==> flow/design.v (excerpt) <==
module pcie_pio_ctrl (
  input          clk,
  input          reset,
  input          tvalid,
  input  [63:0]  tdata,
  output         tready,
  input  [7:0]   tstrb,
  input  [21:0]  tuser,
  input          tlast,
  output [7:0]   cfg_addr,
  output [31:0]  cfg_wr_data,
  output         cfg_rd_cmd,
  output         cfg_wr_cmd,
  input  [31:0]  cfg_rd_data,
  input          cfg_valid,
  output         fifo0_wr_cmd,
  output [131:0] fifo0_wr_data,
  input          fifo0_empty_flag,
  input          fifo0_full_flag,
  input          fifo0_prog_full_flag,
  input          fifo1_full_flag,
  input          fifo1_empty_flag,
  output         fifo1_rd_cmd,
  input  [131:0] fifo1_rd_data,
  input  [7:0]   cfg_bus_number,
  input  [4:0]   cfg_device_number,
  input  [2:0]   cfg_function_number,
  input          lnk_up,
  input          cfg_to_turnoff,
  output         cfg_to_turnoff_ok,
  output         tx_tvalid,
  output [63:0]  tx_tdata,
  input          tx_tready,
  output [7:0]   tx_tstrb,
  output         tx_tlast
);
export LEC_CHECK = 0
export ABC_AREA = 1
export CAP_MARGIN = 20
export CELL_PAD_IN_SITES_DETAIL_PLACEMENT = 2
export CELL_PAD_IN_SITES_GLOBAL_PLACEMENT = 1
export CORE_ASPECT_RATIO = 0.68
export CORE_MARGIN = 2
export CORE_UTILIZATION = 40
export CTS_CLUSTER_SIZE = 35
export GPL_TIMING_DRIVEN = 0
export HOLD_SLACK_MARGIN = 0.26
export MIN_ROUTING_LAYER = met1
export SLEW_MARGIN = 10
export TNS_END_PERCENT = 35
create_clock -name core_clock -period 3.04 [get_ports {clk}]
run.sh (not shown) runs the stock make flow with config.mk's settings and CLKGATE_MAP_FILE=.
The baseline ran to the end with violations: setup timing.
Change:
Settings changed: ABC_AREA 1 to not set, CELL_PAD_IN_SITES_DETAIL_PLACEMENT 2 to not set, CORE_ASPECT_RATIO 0.68 to not set, HOLD_SLACK_MARGIN 0.26 to not set, MIN_ROUTING_LAYER met1 to not set, SLEW_MARGIN 10 to 20, TNS_END_PERCENT 35 to 45.
Clock period 3.04 ns to 3.3 ns, I/O delays scaled along.
Effect: The new run finished but failed the layout checks on setup timing; wire length came out lower by 21%; core utilization came out higher by 0.24 points; global-route usage came out lower by 6.9 points; power came out lower by 8.2%; cell area came out lower by 2.6%; die size came out lower by 3.0%; synthesized area came out lower by 3.0%.
Change:
Settings changed: CELL_PAD_IN_SITES_GLOBAL_PLACEMENT 1 to not set, CORE_UTILIZATION 40 to 19, CTS_CLUSTER_SIZE 35 to not set, GPL_TIMING_DRIVEN 0 to not set, TNS_END_PERCENT 45 to not set.
Clock period 3.3 ns to 13.2 ns, I/O delays scaled along.
What happened: This time the run completed with no timing, DRC or antenna violations; synthesized area stays the same; core utilization drops by 26 points; sequential share of layout area drops by 0.34 points; global-route usage drops by 18 points; design area climbs by 0.77%; worst setup slack improved by 7.8 ns.
Change:
Settings changed: CORE_UTILIZATION 19 to 72, SETUP_SLACK_MARGIN set to -0.16.
Clock period 13.2 ns to 3.06 ns, I/O delays scaled along.
What happened:
- The changed run passed the timing, design-rule and antenna checks
- sequential cell count does not change
- die size went down by 73%
- wire length went down by 14%
- sequential share of layout area went up by 2.1 points
- clock-buffer cell count went down by 22
- global-route usage went up by 30 points
- total power went up to 4.2 times its value

---

pcie_pio_ctrl again, from the RTL that the note above started with.
clock: 7.44 ns
lec_check: 0
abc_area: 0
cap_margin: 20
cell_pad_in_sites_detail_placement: 0
core_aspect_ratio: 1.67
core_margin: 2
core_utilization: 68
gpl_timing_driven: 1
place_density_lb_addon: 0.02
setup_slack_margin: 1.1
slew_margin: 20
tns_end_percent: 90
Rerun with:
--- a/flow/config.mk
+++ b/flow/config.mk
@@ -13 +13 @@
-export CORE_UTILIZATION = 68
+export CORE_UTILIZATION = 64
@@ -16 +15,0 @@
-export SETUP_SLACK_MARGIN = 1.1
==> flow/constraint.sdc (replaced) <==
create_clock -name core_clock -period 2.84 [get_ports {clk}]
set_input_delay 0.5680 -clock core_clock [delete_from_list [all_inputs] [get_ports {clk}]]
set_output_delay 0.5680 -clock core_clock [all_outputs]
set_load 0.01 [all_outputs]
What happened: Cell count came out higher by 3.9%. Utilization drops by 2.4 points. Combinational power climbs to 2.8 times its value. Register-to-register slack got worse by 3500 ps. Critical path depth stays the same. Via count grows by 0.60%. Wire length came out higher by 1.8%. Hold slack is worse by 160 ps. Global-route usage drops by 1.9 points. Power climbs to 2.6 times its value. Setup slack got worse by 2900 ps.
Rerun with:
--- a/flow/config.mk
+++ b/flow/config.mk
@@ -13 +13,2 @@
-export CORE_UTILIZATION = 64
+export CORE_UTILIZATION = 72
+export CTS_CLUSTER_DIAMETER = 66
@@ -15 +16,2 @@
-export PLACE_DENSITY_LB_ADDON = 0.02
+export HOLD_SLACK_MARGIN = 0.29
+export SETUP_SLACK_MARGIN = 0.69
==> flow/constraint.sdc (replaced) <==
create_clock -name core_clock -period 2.87 [get_ports {clk}]
set_input_delay 0.5740 -clock core_clock [delete_from_list [all_inputs] [get_ports {clk}]]
set_output_delay 0.5740 -clock core_clock [all_outputs]
set_load 0.01 [all_outputs]
Now the flow ran to the end with violations: negative setup slack.
Cell area is higher by 4.0%.
Cell count increases by 0.56%.
Setup slack gets worse by 380 ps.
Die area is lower by 11%.
Worst hold slack gets worse by 33 ps.
Routed wire length increases by 26%.
Via count climbs by 16%.
Register-to-register slack gets worse by 380 ps.
Rerun with:
--- a/flow/config.mk
+++ b/flow/config.mk
@@ -13,2 +13 @@
-export CORE_UTILIZATION = 72
-export CTS_CLUSTER_DIAMETER = 66
+export CORE_UTILIZATION = 64
@@ -16,2 +15 @@
-export HOLD_SLACK_MARGIN = 0.29
-export SETUP_SLACK_MARGIN = 0.69
+export PLACE_DENSITY_LB_ADDON = 0.02
Now the flow completed without violations.
Global-route usage is lower by 11 points.
Flip-flop count is unchanged.
Count of clock-buffer cells in the layout is higher by 10.
Wire length is lower by 21%.
Combinational power is lower by 12%.
Die size is higher by 12%.
Clock power barely changes.
Final area is lower by 3.9%.
Via count is lower by 14%.
Worst hold slack loses 9.2 ps.
Power and IR drop assume default switching activity.
